## before
==> flow/design.v <==
module mult32x32_fsm (
    input logic clk,               
    input logic reset,             
    input logic start,             
    output logic busy,             
    output logic [1:0] a_sel,      
    output logic b_sel,            
    output logic [2:0] shift_sel,  
    output logic upd_prod,         
    output logic clr_prod          
);
	typedef enum { idle, handle1, handle2, handle3, handle4, handle5, handle6, handle7, handle8} sm_type;
	sm_type current_state;
	sm_type next_state;
	always_ff @(posedge clk, posedge reset) begin
		if (reset== 1'b1) begin
			current_state <=idle;
		end
		else begin
			current_state <= next_state;
		end
	end
	always_comb begin
		next_state= current_state;
		busy=1'b1;
		upd_prod= 1'b1;
		clr_prod= 1'b0;
		a_sel= 2'b0;
		b_sel= 1'b0;
		shift_sel= 3'b0;
		case(current_state)
			idle: begin
				if(start== 1'b0) begin
					next_state=idle;
					busy=1'b0;
					upd_prod=1'b0;
				end
				else begin
					next_state=handle1;
					busy=1'b0;
					upd_prod=1'b0;
					clr_prod=1'b1;
				end
			end
			handle1: begin
				next_state= handle2;
				a_sel=2'b0;
				b_sel=1'b0;
				shift_sel=3'b0;
			end
			handle2: begin
				next_state= handle3;
				a_sel=2'b01;
				b_sel=1'b0;
				shift_sel=3'b001;
			end
			handle3: begin
				next_state= handle4;
				a_sel=2'b10;
				b_sel=1'b0;
				shift_sel=3'b010;
			end
			handle4: begin
				next_state= handle5;
				a_sel=2'b11;
				b_sel=1'b0;
				shift_sel=3'b011;
			end
			handle5: begin
				next_state= handle6;
				a_sel=2'b0;
				b_sel=1'b1;
				shift_sel=3'b010;
			end
			handle6: begin
				next_state= handle7;
				a_sel=2'b01;
				b_sel=1'b1;
				shift_sel=3'b011;
			end
			handle7: begin
				next_state= handle8;
				a_sel=2'b10;
				b_sel=1'b1;
				shift_sel=3'b100;
			end
			handle8: begin
				next_state= idle;
				a_sel=2'b11;
				b_sel=1'b1;
				shift_sel=3'b101;
			end
		endcase
	end
endmodule
module mult32x32_arith (
    input logic clk,              
    input logic reset,            
    input logic [31:0] a,         
    input logic [31:0] b,         
    input logic [1:0] a_sel,      
    input logic b_sel,            
    input logic [2:0] shift_sel,  
    input logic upd_prod,         
    input logic clr_prod,         
    output logic [63:0] product   
);
logic [15:0] out16;
logic [7:0] out8;
always_comb begin
	case(a_sel)
		2'b00: out8 = a[7:0];
		2'b01: out8 = a[15:8];
		2'b10: out8 = a[23:16];
		2'b11: out8 = a[31:24];
	endcase
end
always_comb begin
	case(b_sel)
		1'b0: out16 = b[15:0];
		1'b1: out16 = b[31:16];
	endcase
end
logic [23:0] mult;
always_comb begin
	mult = out16 * out8;
end
logic [63:0] shifted;
always_comb begin
	shifted = 64'b0;
	case(shift_sel)
		3'b000: shifted = mult;
		3'b001: shifted = mult << 8; 
		3'b010: shifted = mult << 16;
		3'b011: shifted = mult << 24;
		3'b100: shifted = mult << 32;
		3'b101: shifted = mult << 40;
	endcase
end
always_ff @(posedge clk, posedge reset) begin
	if(reset == 1'b1) begin 
		product <= 64'b0;
	end
	else begin
		if(clr_prod == 1'b1) begin
			product <= 64'b0;
		end
		else if (upd_prod == 1'b1) begin
			product <= product + shifted;
		end
	end
end
endmodule
module mult32x32 (
    input logic clk,             
    input logic reset,           
    input logic start,           
    input logic [31:0] a,        
    input logic [31:0] b,        
    output logic busy,           
    output logic [63:0] product  
);
logic [1:0] a_sel;
logic b_sel;
logic [2:0] shift_sel;
logic upd_prod;
logic clr_prod;
mult32x32_fsm fsm(
	.clk(clk),
	.reset(reset),
	.start(start),
	.busy(busy),
	.a_sel(a_sel),
	.b_sel(b_sel),
	.shift_sel(shift_sel),
	.upd_prod(upd_prod),
	.clr_prod(clr_prod)
);
mult32x32_arith arith(
	.clk(clk),
	.reset(reset),
	.a(a),
	.b(b),
	.a_sel(a_sel),
	.b_sel(b_sel),
	.shift_sel(shift_sel),
	.upd_prod(upd_prod),
	.clr_prod(clr_prod),
	.product(product)
);
endmodule
clock: 4.7 ns
lec_check: 0
abc_area: 1
cap_margin: 20
core_margin: 2
core_utilization: 72
slew_margin: 20
run.sh (not shown) runs the stock make flow with config.mk's settings and CLKGATE_MAP_FILE=.
before got as far as 3_5_place_dp, where a tool error ended the run.
Changes in after relative to before:
diff --git a/flow/config.mk b/flow/config.mk
--- a/flow/config.mk
+++ b/flow/config.mk
@@ -7,6 +7,6 @@
 export LEC_CHECK = 0
-export ABC_AREA = 1
 export CAP_MARGIN = 20
 export CORE_MARGIN = 2
-export CORE_UTILIZATION = 72
+export CORE_UTILIZATION = 58
 export SLEW_MARGIN = 20
+export TNS_END_PERCENT = 5
==> flow/constraint.sdc <==
create_clock -name core_clock -period 8.01 [get_ports {clk}]
set_input_delay 1.6020 -clock core_clock [delete_from_list [all_inputs] [get_ports {clk}]]
set_output_delay 1.6020 -clock core_clock [all_outputs]
set_load 0.01 [all_outputs]
Findings:
- after completed end to end; final checks failed (negative setup slack).
- after has fraction of the mapped netlist area in simple logic gates below what before had.
- Relative to before, the total cells reported by yosys after synthesis measured on after has decreased by more than a quarter.
- Looking at synthesized cell count, after sits 26% lower than before does.

========
Starts from the design.v that is shown in full above.
clock: 12.0 ns
lec_check: 0
cap_margin: 0
core_aspect_ratio: 0.5
core_margin: 8
core_utilization: 60
setup_slack_margin: -1.2
slew_margin: 20
The starting point ran to the end with no violations.
Next try:
==> flow/config.mk (replaced) <==
export PLATFORM = sky130hd
export DESIGN_NAME = mult32x32
export DESIGN_NICKNAME = mult32x32
export VERILOG_FILES = /design/flow/design.v
export SDC_FILE = /design/flow/constraint.sdc
export NUM_CORES = 4
export LEC_CHECK = 0
export CAP_MARGIN = 20
export CORE_MARGIN = 2
export CORE_UTILIZATION = 15
export SLEW_MARGIN = 20
==> flow/constraint.sdc (replaced) <==
create_clock -name core_clock -period 14.9 [get_ports {clk}]
set_input_delay 2.9800 -clock core_clock [delete_from_list [all_inputs] [get_ports {clk}]]
set_output_delay 2.9800 -clock core_clock [all_outputs]
set_load 0.01 [all_outputs]
What happened: Synthesized cell count stays the same; register-to-register slack gets better by 2700 ps; global-route usage came out lower by 20 points; non-clock buffer count came out lower by 4; cell area came out higher by 6.9%.
Next try:
--- a/flow/config.mk
+++ b/flow/config.mk
@@ -8,4 +8,5 @@
 export CAP_MARGIN = 20
 export CORE_MARGIN = 2
-export CORE_UTILIZATION = 15
+export CORE_UTILIZATION = 58
+export CTS_CLUSTER_DIAMETER = 81
 export SLEW_MARGIN = 20
==> flow/constraint.sdc (replaced) <==
create_clock -name core_clock -period 8.65 [get_ports {clk}]
set_input_delay 1.7300 -clock core_clock [delete_from_list [all_inputs] [get_ports {clk}]]
set_output_delay 1.7300 -clock core_clock [all_outputs]
set_load 0.01 [all_outputs]
The changed run failed in 5_1_grt (GRT-0232).
Synthesized cell count does not change.
Die area falls by 73%.
Synthesized area stays the same.
Next try:
--- a/flow/config.mk
+++ b/flow/config.mk
@@ -8,5 +8,4 @@
 export CAP_MARGIN = 20
 export CORE_MARGIN = 2
-export CORE_UTILIZATION = 58
-export CTS_CLUSTER_DIAMETER = 81
+export CORE_UTILIZATION = 62
 export SLEW_MARGIN = 20
==> flow/constraint.sdc (replaced) <==
create_clock -name core_clock -period 5.3 [get_ports {clk}]
set_input_delay 1.0600 -clock core_clock [delete_from_list [all_inputs] [get_ports {clk}]]
set_output_delay 1.0600 -clock core_clock [all_outputs]
set_load 0.01 [all_outputs]
The new run never finished: it broke off in 4_1_cts (DPL-0038).
Synthesized area does not change.
Die size decreases by 6.3%.
Synthesized cell count stays the same.

========
RTL: the design.v shown in full above, as it stands there.
clock: 6.76 ns
lec_check: 0
abc_area: 0
cap_margin: 15
core_aspect_ratio: 0.87
core_margin: 2
core_utilization: 72
cts_cluster_diameter: 102
cts_cluster_size: 100
gpl_timing_driven: 1
setup_slack_margin: 1.37
slew_margin: 20
tns_end_percent: 70
The starting point died in detailed placement (3_5_place_dp).
Next try:
Settings changed: ABC_AREA 0 to 1, CAP_MARGIN 15 to 25, CORE_ASPECT_RATIO 0.87 to 1.08, CORE_UTILIZATION 72 to 44, CTS_CLUSTER_DIAMETER 102 to 206, CTS_CLUSTER_SIZE 100 to 99, GPL_TIMING_DRIVEN 1 to 0, PLACE_DENSITY set to 0.74, SETUP_SLACK_MARGIN 1.37 to unset, TNS_END_PERCENT 70 to 5.
=> This time the run completed, yet does not pass: setup timing; die size is higher by 80%; synthesized area is higher by 12%; synthesized cell count is higher by 36%.
Next try:
Settings changed: ABC_AREA 1 to 0, CAP_MARGIN 25 to 15, CORE_ASPECT_RATIO 1.08 to 0.87, CORE_UTILIZATION 44 to 72, CTS_CLUSTER_DIAMETER 206 to 290, CTS_CLUSTER_SIZE 99 to 46, GPL_TIMING_DRIVEN 0 to 1, PLACE_DENSITY 0.74 to unset, SETUP_SLACK_MARGIN set to 1.37, TNS_END_PERCENT 5 to 70.
Result:
- With this change the flow died in detailed placement (3_5_place_dp) with DPL-0038
- synthesized area drops by roughly a tenth
- die size fell by well over a third
- synthesized cell count shrinks by a quarter to a third
Next try:
Settings changed: CAP_MARGIN 15 to 25, CELL_PAD_IN_SITES_GLOBAL_PLACEMENT set to 1, CORE_ASPECT_RATIO 0.87 to 1.08, CORE_UTILIZATION 72 to 48, CTS_CLUSTER_DIAMETER 290 to 280, CTS_CLUSTER_SIZE 46 to 27, MAX_ROUTING_LAYER set to met4, PLACE_DENSITY set to 0.74, SETUP_SLACK_MARGIN 1.37 to unset, TNS_END_PERCENT 70 to 15.
Effect:
- With this change the flow completed, yet does not pass: setup timing
- die area rises by 48%
- synthesized area is unchanged
- synthesized cell count does not change
Next try:
Settings changed: CELL_PAD_IN_SITES_GLOBAL_PLACEMENT 1 to unset, CORE_UTILIZATION 48 to 72, CTS_CLUSTER_DIAMETER 280 to 381, CTS_CLUSTER_SIZE 27 to 44, MAX_ROUTING_LAYER met4 to unset, TNS_END_PERCENT 15 to 5.
Clock period 6.76 ns to 10.4 ns, I/O delays scaled along.
Now the flow produced a clean layout.
Worst setup slack is better by 2.0 ns.
Die size falls by a quarter to a third.
Wire length falls by roughly a tenth.
Synthesized area is unchanged.
Via count drops by a little under a tenth.
Final cell count shrinks by a quarter to a third.
Next try:
Settings changed: CTS_CLUSTER_DIAMETER 381 to 290, CTS_CLUSTER_SIZE 44 to 46, PLACE_DENSITY 0.74 to unset, TNS_END_PERCENT 5 to 70.
Clock period 10.4 ns to 6.76 ns, I/O delays scaled along.
- The changed run ended with an error in detailed placement (3_5_place_dp), error DPL-0038
- die size is unchanged
- synthesized area is unchanged
- synthesized cell count does not change
